==> flow/design.v (excerpt) <==
module core(input wire I_clk, 
    input wire I_reset,
    input wire I_irq_active,
    input wire MEM_ready,
    input wire[15:0] MEM_data_in, 
    input wire MEM_data_ready,
    output reg O_irq_ack,
    output reg MEM_exec, 
    output reg MEM_write,
    output reg[1:0] MEM_size, 
    output reg[15:0] MEM_addr, 
    output reg[15:0] MEM_data_out);
Size: about 3600 cells after synthesis, roughly 25000 µm² of cells after synthesis.
Settings: LEC_CHECK=0, ABC_AREA=1, CAP_MARGIN=20, CORE_MARGIN=2, CORE_UTILIZATION=69, SLEW_MARGIN=20; clock period 6.49 ns.
run.sh (not shown) runs the stock make flow with config.mk's settings and CLKGATE_MAP_FILE=.
==> next run, changes <==
Settings changed: ABC_AREA 1 to not set, CAP_MARGIN 20 to 5, CORE_UTILIZATION 69 to 68, CTS_CLUSTER_DIAMETER set to 28, CTS_CLUSTER_SIZE set to 20, GPL_TIMING_DRIVEN set to 1, MAX_ROUTING_LAYER set to met4, SETUP_SLACK_MARGIN set to 1.06.
Clock period 6.49 ns to 3.67 ns, I/O delays scaled along.
Now the flow stopped in global routing (5_1_grt).
Synthesized cell count decreases by a quarter to a third.
Synthesized area is lower slightly.
Die size stays flat.
==> next run, changes <==
Settings changed: CAP_MARGIN 5 to 20, CORE_UTILIZATION 68 to 57, CTS_CLUSTER_DIAMETER 28 to 29, CTS_CLUSTER_SIZE 20 to 42, GPL_TIMING_DRIVEN 1 to not set, MAX_ROUTING_LAYER met4 to not set, SETUP_SLACK_MARGIN 1.06 to 0.81.
Clock period 3.67 ns to 3.18 ns, I/O delays scaled along.
The changed run did not get past global routing (5_1_grt).
Area after synthesis is unchanged.
Die size rises by 19%.
Synthesized cell count does not change.
==> next run, changes <==
Settings changed: ABC_AREA set to 1, CORE_UTILIZATION 57 to 68, CTS_CLUSTER_DIAMETER 29 to 345, CTS_CLUSTER_SIZE 42 to 17, SETUP_SLACK_MARGIN 0.81 to -0.52.
Clock period 3.18 ns to 5.23 ns, I/O delays scaled along.
Effect: With this change the flow ran to the end with no violations; area after synthesis went up by 1.6%; die area went down by 15%; synthesized cell count went up by 35%.
==> next run, changes <==
Settings changed: ABC_AREA 1 to not set, CORE_UTILIZATION 68 to 58, CTS_CLUSTER_DIAMETER 345 to not set, CTS_CLUSTER_SIZE 17 to not set, SETUP_SLACK_MARGIN -0.52 to not set, TNS_END_PERCENT set to 5.
Clock period 5.23 ns to 4.69 ns, I/O delays scaled along.
After rerunning:
- The changed run went through all stages and came out clean
- design area is higher by 1.9%
- clock skew went down by 0.0054 ns
- via count falls by 16%
- total power climbs by 29%
- core utilization drops by 8.4 points
- worst setup slack got worse by 0.18 ns
- final cell count falls by 20%
- sequential power is higher by 9.8%
==> next run, changes <==
Settings changed: CORE_UTILIZATION 58 to 40, SETUP_SLACK_MARGIN set to 1.25, TNS_END_PERCENT 5 to not set.
Clock period 4.69 ns to 5.48 ns, I/O delays scaled along.
Outcome:
- The changed run finished clean
- first-iteration DRC count went down by 28%
- sequential power went down by 15%
- routed wire length went up by 2.1%


core again, from the RTL that the note above started with.
export LEC_CHECK = 0
export ABC_AREA = 1
export CAP_MARGIN = 35
export CELL_PAD_IN_SITES_DETAIL_PLACEMENT = 2
export CELL_PAD_IN_SITES_GLOBAL_PLACEMENT = 2
export CORE_ASPECT_RATIO = 0.52
export CORE_MARGIN = 5
export CORE_UTILIZATION = 16
export CTS_CLUSTER_SIZE = 72
export GPL_ROUTABILITY_DRIVEN = 0
export GPL_TIMING_DRIVEN = 0
export HOLD_SLACK_MARGIN = 0.08
export MIN_ROUTING_LAYER = met2
export SLEW_MARGIN = 25
create_clock -name core_clock -period 9.51 [get_ports {I_clk}]
The starting point died in global routing.
==> next run, changes <==
Settings changed: ABC_AREA 1 to default, CAP_MARGIN 35 to 10, CELL_PAD_IN_SITES_GLOBAL_PLACEMENT 2 to default, CORE_ASPECT_RATIO 0.52 to 0.58, CORE_MARGIN 5 to 8, CORE_UTILIZATION 16 to 25, CTS_CLUSTER_DIAMETER from default to 158, CTS_CLUSTER_SIZE 72 to 93, GPL_ROUTABILITY_DRIVEN 0 to 1, MAX_ROUTING_LAYER from default to met4, PLACE_DENSITY_LB_ADDON from default to 0.14, SETUP_SLACK_MARGIN from default to 0.79, SLEW_MARGIN 25 to 5.
Clock period 9.51 ns to 3.14 ns, I/O delays scaled along.
What happened: The new run died in global routing (GRT-0116); die area went down by 34%; synthesized cell count went down by 26%; synthesized area went down by 1.6%.
==> next run, changes <==
Settings changed: CAP_MARGIN 10 to 20, CELL_PAD_IN_SITES_DETAIL_PLACEMENT 2 to default, CORE_ASPECT_RATIO 0.58 to default, CORE_MARGIN 8 to 2, CORE_UTILIZATION 25 to 48, CTS_CLUSTER_DIAMETER 158 to default, CTS_CLUSTER_SIZE 93 to default, HOLD_SLACK_MARGIN 0.08 to default, MAX_ROUTING_LAYER met4 to default, PLACE_DENSITY_LB_ADDON 0.14 to 0.07, SETUP_SLACK_MARGIN 0.79 to default, SLEW_MARGIN 5 to 20.
Clock period 3.14 ns to 4.24 ns, I/O delays scaled along.
The changed run stopped in global routing (GRT-0116).
Synthesized area stays the same.
Synthesized cell count is unchanged.
Die size is lower by 51%.
==> next run, changes <==
Settings changed: CORE_UTILIZATION 48 to 61, GPL_ROUTABILITY_DRIVEN 1 to default, GPL_TIMING_DRIVEN 0 to default, MIN_ROUTING_LAYER met2 to default, PLACE_DENSITY_LB_ADDON 0.07 to default, SETUP_SLACK_MARGIN from default to 1.5.
Clock period 4.24 ns to 5.23 ns, I/O delays scaled along.
After rerunning:
- With this change the flow completed without violations
- area after synthesis is unchanged
- synthesized cell count does not change
- die area fell by 21%
==> next run, changes <==
Settings changed: CORE_UTILIZATION 61 to 72, CTS_CLUSTER_DIAMETER from default to 394, CTS_CLUSTER_SIZE from default to 10, PLACE_DENSITY from default to 0.39, SETUP_SLACK_MARGIN 1.5 to 1.29.
Clock period 5.23 ns to 5.3 ns, I/O delays scaled along.
What happened:
- Now the flow aborted during global routing, error GRT-0116
- die area came out lower by 15%
- synthesized area does not change
- synthesized cell count does not change
==> next run, changes <==
Settings changed: ABC_AREA from default to 1, CELL_PAD_IN_SITES_DETAIL_PLACEMENT from default to 2, CELL_PAD_IN_SITES_GLOBAL_PLACEMENT from default to 2, CORE_ASPECT_RATIO from default to 0.52, CORE_MARGIN 2 to 3, CORE_UTILIZATION 72 to 40, CTS_CLUSTER_DIAMETER 394 to default, CTS_CLUSTER_SIZE 10 to 72, HOLD_SLACK_MARGIN from default to 0.08, PLACE_DENSITY 0.39 to default, SETUP_SLACK_MARGIN 1.29 to default, SLEW_MARGIN 20 to 25.
Clock period 5.3 ns to 9.51 ns, I/O delays scaled along.
Outcome: Now the flow finished with timing, DRC and antenna clean; synthesized area rises by 1.6%; die area rises by 84%; synthesized cell count rises by 35%.


Starting RTL as in the previous note.
==> flow/config.mk <==
export PLATFORM = sky130hd
export DESIGN_NAME = core
export DESIGN_NICKNAME = core
export VERILOG_FILES = /design/flow/design.v
export SDC_FILE = /design/flow/constraint.sdc
export NUM_CORES = 4
export LEC_CHECK = 0
export CAP_MARGIN = 20
export CORE_MARGIN = 2
export CORE_UTILIZATION = 40
export SLEW_MARGIN = 20
==> flow/constraint.sdc <==
create_clock -name core_clock -period 7.08 [get_ports {I_clk}]
set_input_delay 1.4160 -clock core_clock [delete_from_list [all_inputs] [get_ports {I_clk}]]
set_output_delay 1.4160 -clock core_clock [all_outputs]
set_load 0.01 [all_outputs]
The baseline finished clean.
Edit:
--- a/flow/config.mk
+++ b/flow/config.mk
@@ -9,3 +9,4 @@
 export CORE_MARGIN = 2
-export CORE_UTILIZATION = 40
+export CORE_UTILIZATION = 66
+export SETUP_SLACK_MARGIN = -0.5
 export SLEW_MARGIN = 20
==> flow/constraint.sdc (replaced) <==
create_clock -name core_clock -period 5.19 [get_ports {I_clk}]
set_input_delay 1.0380 -clock core_clock [delete_from_list [all_inputs] [get_ports {I_clk}]]
set_output_delay 1.0380 -clock core_clock [all_outputs]
set_load 0.01 [all_outputs]
The changed run finished but failed the layout checks on setup timing.
Routed wire length grows by 12%.
Via count climbs by 13%.
Sequential cell count stays the same.
Worst setup slack gets worse by 1.9 ns.
Total power climbs by 31%.
Synthesized cell count does not change.
Edit:
--- a/flow/config.mk
+++ b/flow/config.mk
@@ -9,4 +9,3 @@
 export CORE_MARGIN = 2
-export CORE_UTILIZATION = 66
-export SETUP_SLACK_MARGIN = -0.5
+export CORE_UTILIZATION = 69
 export SLEW_MARGIN = 20
==> flow/constraint.sdc (replaced) <==
create_clock -name core_clock -period 5.3 [get_ports {I_clk}]
set_input_delay 1.0600 -clock core_clock [delete_from_list [all_inputs] [get_ports {I_clk}]]
set_output_delay 1.0600 -clock core_clock [all_outputs]
set_load 0.01 [all_outputs]
=>
- This time the run finished clean
- final area drops by about 0.56%
- clock skew went down by 0.0060 ns
- global-route usage increases by 1.0 points
Edit:
--- a/flow/config.mk
+++ b/flow/config.mk
@@ -9,3 +9,6 @@
 export CORE_MARGIN = 2
-export CORE_UTILIZATION = 69
+export CORE_UTILIZATION = 65
+export CTS_CLUSTER_DIAMETER = 211
+export CTS_CLUSTER_SIZE = 42
+export SETUP_SLACK_MARGIN = 0.97
 export SLEW_MARGIN = 20
==> flow/constraint.sdc (replaced) <==
create_clock -name core_clock -period 3.22 [get_ports {I_clk}]
set_input_delay 0.6440 -clock core_clock [delete_from_list [all_inputs] [get_ports {I_clk}]]
set_output_delay 0.6440 -clock core_clock [all_outputs]
set_load 0.01 [all_outputs]
What happened: This time the run failed in 5_1_grt. Die size goes up by 6.0%. Synthesized cell count is unchanged. Area after synthesis does not change.


== red ==
core again, from the RTL that the note above started with.
## core
module core(input wire I_clk, 
    input wire I_reset,
    input wire I_irq_active,
    input wire MEM_ready,
    input wire[15:0] MEM_data_in, 
    input wire MEM_data_ready,
    output reg O_irq_ack,
    output reg MEM_exec, 
    output reg MEM_write,
    output reg[1:0] MEM_size, 
    output reg[15:0] MEM_addr, 
    output reg[15:0] MEM_data_out);
Settings: LEC_CHECK=0, ABC_AREA=1, CAP_MARGIN=35, CELL_PAD_IN_SITES_DETAIL_PLACEMENT=2, CELL_PAD_IN_SITES_GLOBAL_PLACEMENT=2, CORE_ASPECT_RATIO=0.52, CORE_MARGIN=3, CORE_UTILIZATION=21, CTS_CLUSTER_SIZE=72, HOLD_SLACK_MARGIN=0.08, MIN_ROUTING_LAYER=met2, SLEW_MARGIN=25; clock period 9.51 ns.
red finished end to end and its layout was clean on timing, DRC and antenna.
diff inputs: red => blue
- swapping 35 for 20 in CAP_MARGIN
- clearing CELL_PAD_IN_SITES_DETAIL_PLACEMENT, which used to be 2
- clearing HOLD_SLACK_MARGIN, which used to be 0.08
- swapping 3 for 2 in CORE_MARGIN
- clearing MIN_ROUTING_LAYER, which used to be met2
- clearing CELL_PAD_IN_SITES_GLOBAL_PLACEMENT, which used to be 2
- clearing ABC_AREA, which used to be 1
- swapping 21 for 40 in CORE_UTILIZATION
- clearing CTS_CLUSTER_SIZE, which used to be 72
- clearing CORE_ASPECT_RATIO, which used to be 0.52
- swapping 25 for 20 in SLEW_MARGIN
- swapping 9.51 for 7.0 in the clock period (ns, I/O delays scaled along)
==> comparison <==
- Count of vias placed by the detailed router: blue better than red
- Share of total power in combinational logic came out lower on blue than on red.
- blue: final weighted congestion in routability-driven placement lower than red
- Diff blue..red | number of input and output port buffers inserted | unchanged
- Post-place instance area delta for blue relative to red: 6.4% lower
No activity file was given, so power comes from the tool's default toggle rates.
